before:
==> flow/design.v <==
module apb_slave (
  input  logic        PCLK,
  input  logic        PRESETn,
  input  logic [31:0] PADDR,
  input  logic        PSEL,
  input  logic        PENABLE,
  input  logic        PWRITE,
  input  logic [31:0] PWDATA,
  output logic [31:0] PRDATA,
  output logic        PREADY,
  output logic        PSLVERR
);
  logic [15:0] [31:0] registers;
  logic [3:0] addr_index;
  logic       addr_valid;
  assign addr_index = PADDR[5:2];
  assign addr_valid = (PADDR[31:6] == 0);
  typedef enum logic [1:0] {
    IDLE,
    SETUP,
    ACCESS
  } apb_state_t;
  apb_state_t current_state, next_state;
  always_ff @(posedge PCLK or negedge PRESETn) begin
    if (!PRESETn) begin
      current_state <= IDLE;
    end else begin
      current_state <= next_state;
    end
  end
  always_comb begin
    case (current_state)
      IDLE: begin
        if (PSEL && !PENABLE)
          next_state = SETUP;
        else
          next_state = IDLE;
      end
      SETUP: begin
        if (PSEL && PENABLE)
          next_state = ACCESS;
        else
          next_state = IDLE;
      end
      ACCESS: begin
        if (PSEL && !PENABLE)
          next_state = SETUP;
        else
          next_state = IDLE;
      end
      default:
        next_state = IDLE;
    endcase
  end
  always_ff @(posedge PCLK or negedge PRESETn) begin
    if (!PRESETn) begin
      for (int i = 0; i < 16; i++)
        registers[i] <= 32'h0;
      PRDATA <= 32'h0;
      PREADY <= 1'b1;   
      PSLVERR <= 1'b0;  
    end
    else begin
      PREADY <= (next_state != SETUP);
      PSLVERR <= 1'b0;
      if (current_state == SETUP && PSEL && PENABLE) begin
        if (!addr_valid) begin
          PSLVERR <= 1'b1;
        end
        else if (!PWRITE) begin
          PRDATA <= registers[addr_index];
        end
      end
      if (current_state == ACCESS && PSEL && PENABLE && addr_valid && PWRITE) begin
        registers[addr_index] <= PWDATA;
      end
    end
  end
endmodule
clock: 2.37 ns
lec_check: 0
abc_area: 1
cap_margin: 30
cell_pad_in_sites_global_placement: 3
core_margin: 2
core_utilization: 15
cts_cluster_diameter: 328
cts_cluster_size: 10
gpl_routability_driven: 1
gpl_timing_driven: 1
max_routing_layer: met4
min_routing_layer: met1
place_density_lb_addon: 0.29
slew_margin: 40
run.sh (not shown) runs the stock make flow with config.mk's settings and CLKGATE_MAP_FILE=.
Changes in after relative to before:
- CORE_UTILIZATION now 72, was 15
- GPL_ROUTABILITY_DRIVEN no longer set, was 1
- CAP_MARGIN now 20, was 30
- SLEW_MARGIN now 20, was 40
- CTS_CLUSTER_SIZE no longer set, was 10
- ABC_AREA no longer set, was 1
- MIN_ROUTING_LAYER no longer set, was met1
- CELL_PAD_IN_SITES_GLOBAL_PLACEMENT no longer set, was 3
- PLACE_DENSITY_LB_ADDON no longer set, was 0.29
- MAX_ROUTING_LAYER no longer set, was met4
- CTS_CLUSTER_DIAMETER now 104, was 328
- GPL_TIMING_DRIVEN no longer set, was 1
- the clock period (ns, I/O delays scaled along) now 2.1, was 2.37
## What came out
Against before, after comes in about 27% lower on placement-stage cell area.
Across both runs, worst-case headroom to the max-slew limit was higher for after than for before.
Number of rows created at floorplan went down by more than half going from before to after.
Power is higher on before
Class of the most critical setup path = reg2out: before; class of the most critical setup path = reg2reg: after
Taking before as the reference point, the total buffers and inverters traversed by the critical path of after rises by 2.
Die size: after is under before
| after | all stages done | FAIL | setup timing |
registers as the cell type taking the most area was reported by after, and combinational gates by before.
after packs its core tighter than before.

---

## run A
RTL: the design.v shown in full above, as it stands there.
clock: 1.5 ns
lec_check: 0
abc_area: 1
cap_margin: 20
core_margin: 2
core_utilization: 72
setup_slack_margin: 0.14
slew_margin: 20
Run A did not finish; a tool error ended it in global routing (5_1_grt).
Input changes introduced in run B (baseline for comparison: run A):
- SETUP_SLACK_MARGIN: 0.14 -> unset
- CELL_PAD_IN_SITES_GLOBAL_PLACEMENT: unset -> 1
- ABC_AREA: 1 -> unset
- CORE_UTILIZATION: 72 -> 40
- MIN_ROUTING_LAYER: unset -> met2
- the clock period (ns, I/O delays scaled along): 1.5 -> 5.0
==> comparison <==
- Run B completed end to end with timing, DRC and antenna clean.
- From run B to run A, total number of clock tree sinks did not move at all.
- Die height, run B vs run A: up by more than 10%
- Between run A and run B, simple-gate share of the synthesized area is higher for run A, run B comes in under that.
- | post-CTS resize count | run B vs run A | 190 lower |
- Cell total in the yosys stat output went down by more than half going from run A to run B.
- In the flow results for run A and run B, the total of hold buffers inserted after clock tree synthesis is larger on run A.
- Run B vs run A on area share of and-or/or-and cells after synthesis: run B is the lower one.
- The area share of fa/ha/maj cells after synthesis was comparable across run A and run B.
- Sequential fraction of the synthesis area: run B > run A
The inputs of run C differ from those of run B as listed below.
- changing CORE_UTILIZATION from 40 to 72
- removing MIN_ROUTING_LAYER (formerly met2)
- setting CTS_CLUSTER_SIZE to 10 for the first time
- setting SETUP_SLACK_MARGIN to 0.09 for the first time
- removing CELL_PAD_IN_SITES_GLOBAL_PLACEMENT (formerly 1)
- changing CAP_MARGIN from 20 to 0
- setting ABC_AREA to 1 for the first time
- changing the clock period (ns, I/O delays scaled along) from 5.0 to 2.14
==> comparison <==
Filler cell count in the final layout (lower): run C
Run C against run B: post-synthesis instance area went up 21%; clock group share of total power decreased 7.2 points; non-clock buffer count now sits higher.
Core utilization for run C: 37 points up relative to run B
Routed wire length, run C vs run B: up by more than half
In run C, the clock insertion delay at the later pin of the skew report came out 0.03 ns above the value in run B.
Setup changes, run C to run D
- swapping 10 for 42 in CTS_CLUSTER_SIZE
- swapping 0 for 20 in CAP_MARGIN
- clearing SETUP_SLACK_MARGIN, which used to be 0.09
- clearing ABC_AREA, which used to be 1
- swapping 2.14 for 2.15 in the clock period (ns, I/O delays scaled along)
Findings:
Run D completed end to end; final checks failed (setup timing). Run D: met3 track demand over resource lower than run C. Run D ended up with in2reg as its path type of the worst setup path; run C ended up with reg2out. | cell area after layout | run D vs run C | 12% lower |. Of run D and run C, the run reporting the lower leakage power figure was run D. Between run D and run C, the wire length on met1 is lower for run D. Worst setup slack: run D and run C compared, higher one is run C. Summary — utilization, run D relative to run C: higher, by 5.9 points.

---

## job 101
Starts from the design.v that is shown in full above.
clock: 2.14 ns
lec_check: 0
cap_margin: 20
core_margin: 2
core_utilization: 72
setup_slack_margin: -0.13
slew_margin: 20
Job 101: flow complete, layout not clean; failing: setup timing
> inputs changed (job 101 -> job 102)
==> flow/config.mk <==
export PLATFORM = sky130hd
export DESIGN_NAME = apb_slave
export DESIGN_NICKNAME = apb_slave
export VERILOG_FILES = /design/flow/design.v
export SDC_FILE = /design/flow/constraint.sdc
export NUM_CORES = 4
export LEC_CHECK = 0
export ABC_AREA = 1
export CAP_MARGIN = 20
export CORE_MARGIN = 2
export CORE_UTILIZATION = 72
export CTS_CLUSTER_DIAMETER = 362
export CTS_CLUSTER_SIZE = 13
export PLACE_DENSITY_LB_ADDON = 0.27
export SETUP_SLACK_MARGIN = -0.11
export SLEW_MARGIN = 20
==> flow/constraint.sdc <==
create_clock -name core_clock -period 2.15 [get_ports {PCLK}]
set_input_delay 0.4300 -clock core_clock [delete_from_list [all_inputs] [get_ports {PCLK}]]
set_output_delay 0.4300 -clock core_clock [all_outputs]
set_load 0.01 [all_outputs]
[summary]
Job 102 | status: complete | timing, DRC, antenna: pass. Re area of the synthesized netlist per yosys stat: job 102 is 5100 um2 up on job 101. Taking job 101 as the reference, in job 102 share of total power in sequential cells higher, layout multi-input combinational cell count higher, power consumption moved down, detailed-route wire length on metal 1 went up. Higher clock-buffer cell count goes to job 101 over job 102. Category of the critical setup timing path = flop to primary output: job 102; category of the critical setup timing path = input port to flop: job 101.
Setup changes, job 102 to job 103
==> flow/config.mk <==
export PLATFORM = sky130hd
export DESIGN_NAME = apb_slave
export DESIGN_NICKNAME = apb_slave
export VERILOG_FILES = /design/flow/design.v
export SDC_FILE = /design/flow/constraint.sdc
export NUM_CORES = 4
export LEC_CHECK = 0
export CAP_MARGIN = 20
export CORE_MARGIN = 2
export CORE_UTILIZATION = 54
export SLEW_MARGIN = 20
==> flow/constraint.sdc <==
create_clock -name core_clock -period 3.81 [get_ports {PCLK}]
set_input_delay 0.7620 -clock core_clock [delete_from_list [all_inputs] [get_ports {PCLK}]]
set_output_delay 0.7620 -clock core_clock [all_outputs]
set_load 0.01 [all_outputs]
==> comparison <==
The flow did not stop early for job 103: all stages ran, and the layout cleared the timing, DRC and antenna checks.
What job 102 reported for cell count has to be multiplied by 0.46 to get the figure for job 103.
Job 103 against job 102: flop share of the area has increased; critical path depth has increased.
Inputs modified between job 103 and job 104:
-- flow/config.mk --
<<< job 103, line 6
export NUM_CORES = 4
export LEC_CHECK = 0
export CAP_MARGIN = 20
export CORE_MARGIN = 2
export CORE_UTILIZATION = 54
export SLEW_MARGIN = 20
>>> job 104, line 6
export NUM_CORES = 4
export LEC_CHECK = 0
export ABC_AREA = 1
export CAP_MARGIN = 20
export CORE_MARGIN = 2
export CORE_UTILIZATION = 68
export SLEW_MARGIN = 20
==> flow/constraint.sdc <==
create_clock -name core_clock -period 2.72 [get_ports {PCLK}]
set_input_delay 0.5440 -clock core_clock [delete_from_list [all_inputs] [get_ports {PCLK}]]
set_output_delay 0.5440 -clock core_clock [all_outputs]
set_load 0.01 [all_outputs]
Notes after the runs:
- Both conditions hold for job 104: the flow ran to the end and the final layout passed the timing, DRC and antenna checks.
- Relative to job 103, job 104 degrades cell area.
- Cmp job 104 and job 103 / post-layout worst setup margin / lower: job 104
- Delta (job 104 minus job 103): total die size lost about 4%, share of power burned in the clock network lost 2.2 points, leakage power summed over all cells picked up an extra 3.6 nW, non-clock buffer count picked up an extra 126.
- Going from job 103 to job 104, area added between synthesis and finish up 0.21 points, weighted congestion at the end of routability-driven global placement up 14%, wire length after detailed routing up about 80%, number of unique standard cell types used by synthesis down 37%, global-route wire length before repair up 81%.
Setup changes, job 104 to job 105
-- flow/config.mk --
<<< job 104, line 6
export NUM_CORES = 4
export LEC_CHECK = 0
export ABC_AREA = 1
export CAP_MARGIN = 20
export CORE_MARGIN = 2
export CORE_UTILIZATION = 68
export SLEW_MARGIN = 20
>>> job 105, line 6
export NUM_CORES = 4
export LEC_CHECK = 0
export CAP_MARGIN = 20
export CORE_MARGIN = 2
export CORE_UTILIZATION = 72
export SETUP_SLACK_MARGIN = -0.16
export SLEW_MARGIN = 20
==> flow/constraint.sdc <==
create_clock -name core_clock -period 2.12 [get_ports {PCLK}]
set_input_delay 0.4240 -clock core_clock [delete_from_list [all_inputs] [get_ports {PCLK}]]
set_output_delay 0.4240 -clock core_clock [all_outputs]
set_load 0.01 [all_outputs]
==> results <==
Diff job 104 -> job 105: total clock buffers created by CTS lost 3.5%, post-synth area from yosys stat decreased 17%, worst reg-to-reg path cell count moved down, combined buffer and inverter count along the critical path saw an increase. Global-route usage: job 105 < job 104. STATUS run=job 105 STAGES=ALL_DONE FINAL_CHECKS=FAILED CAUSE=setup timing.

---

Starts from the design.v that is shown in full above.
clock: 5.0 ns
lec_check: 0
abc_area: 0
cap_margin: 20
cell_pad_in_sites_global_placement: 2
core_margin: 2
core_utilization: 15
cts_cluster_diameter: 328
cts_cluster_size: 10
gpl_routability_driven: 0
gpl_timing_driven: 0
hold_slack_margin: 0.02
min_routing_layer: met2
place_density_lb_addon: 0.29
slew_margin: 40
The starting point completed without violations.
Change:
- ABC_AREA: 0 -> 1
- CORE_ASPECT_RATIO: not set -> 0.91
- CORE_MARGIN: 2 -> 4
- CORE_UTILIZATION: 15 -> 57
- CTS_CLUSTER_DIAMETER: 328 -> 267
- CTS_CLUSTER_SIZE: 10 -> not set
- HOLD_SLACK_MARGIN: 0.02 -> 0.26
- MAX_ROUTING_LAYER: not set -> met4
- MIN_ROUTING_LAYER: met2 -> met1
- PLACE_DENSITY_LB_ADDON: 0.29 -> not set
- SLEW_MARGIN: 40 -> 20
- TNS_END_PERCENT: not set -> 45
The new run did not get past global placement without I/O (3_1_place_gp_skip_io).
Synthesized area came out higher by 21%.
Synthesized cell count came out higher to 2.8 times its value.
Die size came out lower by 67%.
Change:
- ABC_AREA: 1 -> not set
- CELL_PAD_IN_SITES_GLOBAL_PLACEMENT: 2 -> not set
- CORE_ASPECT_RATIO: 0.91 -> not set
- CORE_MARGIN: 4 -> 2
- CORE_UTILIZATION: 57 -> 40
- CTS_CLUSTER_DIAMETER: 267 -> not set
- GPL_ROUTABILITY_DRIVEN: 0 -> not set
- GPL_TIMING_DRIVEN: 0 -> not set
- HOLD_SLACK_MARGIN: 0.26 -> not set
- MAX_ROUTING_LAYER: met4 -> not set
- MIN_ROUTING_LAYER: met1 -> not set
- TNS_END_PERCENT: 45 -> not set
- clock period: 5.0 -> 3.81 ns (I/O delays scaled with it)
Outcome: The new run completed with no timing, DRC or antenna violations; die size increases by 14%; synthesized area decreases by 17%; synthesized cell count decreases by 65%.
Change:
- CELL_PAD_IN_SITES_GLOBAL_PLACEMENT: not set -> 1
- CORE_ASPECT_RATIO: not set -> 1.43
- CORE_UTILIZATION: 40 -> 54
- GPL_ROUTABILITY_DRIVEN: not set -> 0
- GPL_TIMING_DRIVEN: not set -> 0
- HOLD_SLACK_MARGIN: not set -> 0.26
- MIN_ROUTING_LAYER: not set -> met2
- TNS_END_PERCENT: not set -> 45
- clock period: 3.81 -> 5.0 ns (I/O delays scaled with it)
What happened:
- non-clock buffer count is higher by 76
- worst setup slack degrades by 530 ps
- routed wire length climbs by 7.5%
- cell count drops by 6.1%
- cell area goes down by 1.0%
- clock skew climbs by 5.3 ps
- critical path depth climbs by 3
- synthesized cell count does not change
- combinational power is lower by 14%
- flip-flop count does not change

---

## build 86
Starts from the design.v that is shown in full above.
==> flow/config.mk <==
export PLATFORM = sky130hd
export DESIGN_NAME = apb_slave
export DESIGN_NICKNAME = apb_slave
export VERILOG_FILES = /design/flow/design.v
export SDC_FILE = /design/flow/constraint.sdc
export NUM_CORES = 4
export LEC_CHECK = 0
export ABC_AREA = 1
export CAP_MARGIN = 10
export CELL_PAD_IN_SITES_GLOBAL_PLACEMENT = 0
export CORE_MARGIN = 2
export CORE_UTILIZATION = 72
export CTS_CLUSTER_SIZE = 72
export GPL_ROUTABILITY_DRIVEN = 0
export GPL_TIMING_DRIVEN = 1
export HOLD_SLACK_MARGIN = -0.09
export MAX_ROUTING_LAYER = met5
export MIN_ROUTING_LAYER = met1
export PLACE_DENSITY = 0.63
export SLEW_MARGIN = 20
export TNS_END_PERCENT = 80
==> flow/constraint.sdc <==
create_clock -name core_clock -period 2.18 [get_ports {PCLK}]
set_input_delay 0.4360 -clock core_clock [delete_from_list [all_inputs] [get_ports {PCLK}]]
set_output_delay 0.4360 -clock core_clock [all_outputs]
set_load 0.01 [all_outputs]
For build 40, these inputs were changed with respect to build 86:
Settings: removing CTS_CLUSTER_SIZE (formerly 72); changing CORE_UTILIZATION from 72 to 68; removing HOLD_SLACK_MARGIN (formerly -0.09); removing ABC_AREA (formerly 1); removing PLACE_DENSITY (formerly 0.63); setting SETUP_SLACK_MARGIN to 0.66 for the first time; changing the clock period (ns, I/O delays scaled along) from 2.18 to 2.86.
Findings:
- Comparing build 86 and build 40, the lower count of cell instances traversed by the critical path was measured on build 86.
- Compared with build 86, build 40 shows a number of tap instances that is 13% lower.
- Compared with build 86, build 40 shows a lower vertical die size.
- Row power consumed by combinational cells: build 40 lower / build 86 higher
- Build 40 ended up with or4_4 as its cell at the slowest stage of the critical path; build 86 ended up with clkdlybuf4s50_1.
diff inputs: build 40 => build 90
Settings: CTS_CLUSTER_SIZE: unset -> 41; SETUP_SLACK_MARGIN: 0.66 -> 0.63; CORE_UTILIZATION: 68 -> 72; the clock period (ns, I/O delays scaled along): 2.86 -> 2.18.
Notes after the runs:
- Build 90 vs build 40, die extent in x went down by 5.3 microns.
- Build 90 has die size below what build 40 had.
- Number of cells produced by synthesis of build 40 is on par with build 90.
- From build 40 to build 90 the numbers moved as follows: xor and xnor fraction of the mapped netlist area comparable, post-detailed-placement cell area picked up an extra 0.99%, height of the chip decreased by 5.3 microns relative to the old numbers.
- Build 90 | ERROR | 5_1_grt
No activity file was given, so power comes from the tool's default toggle rates.
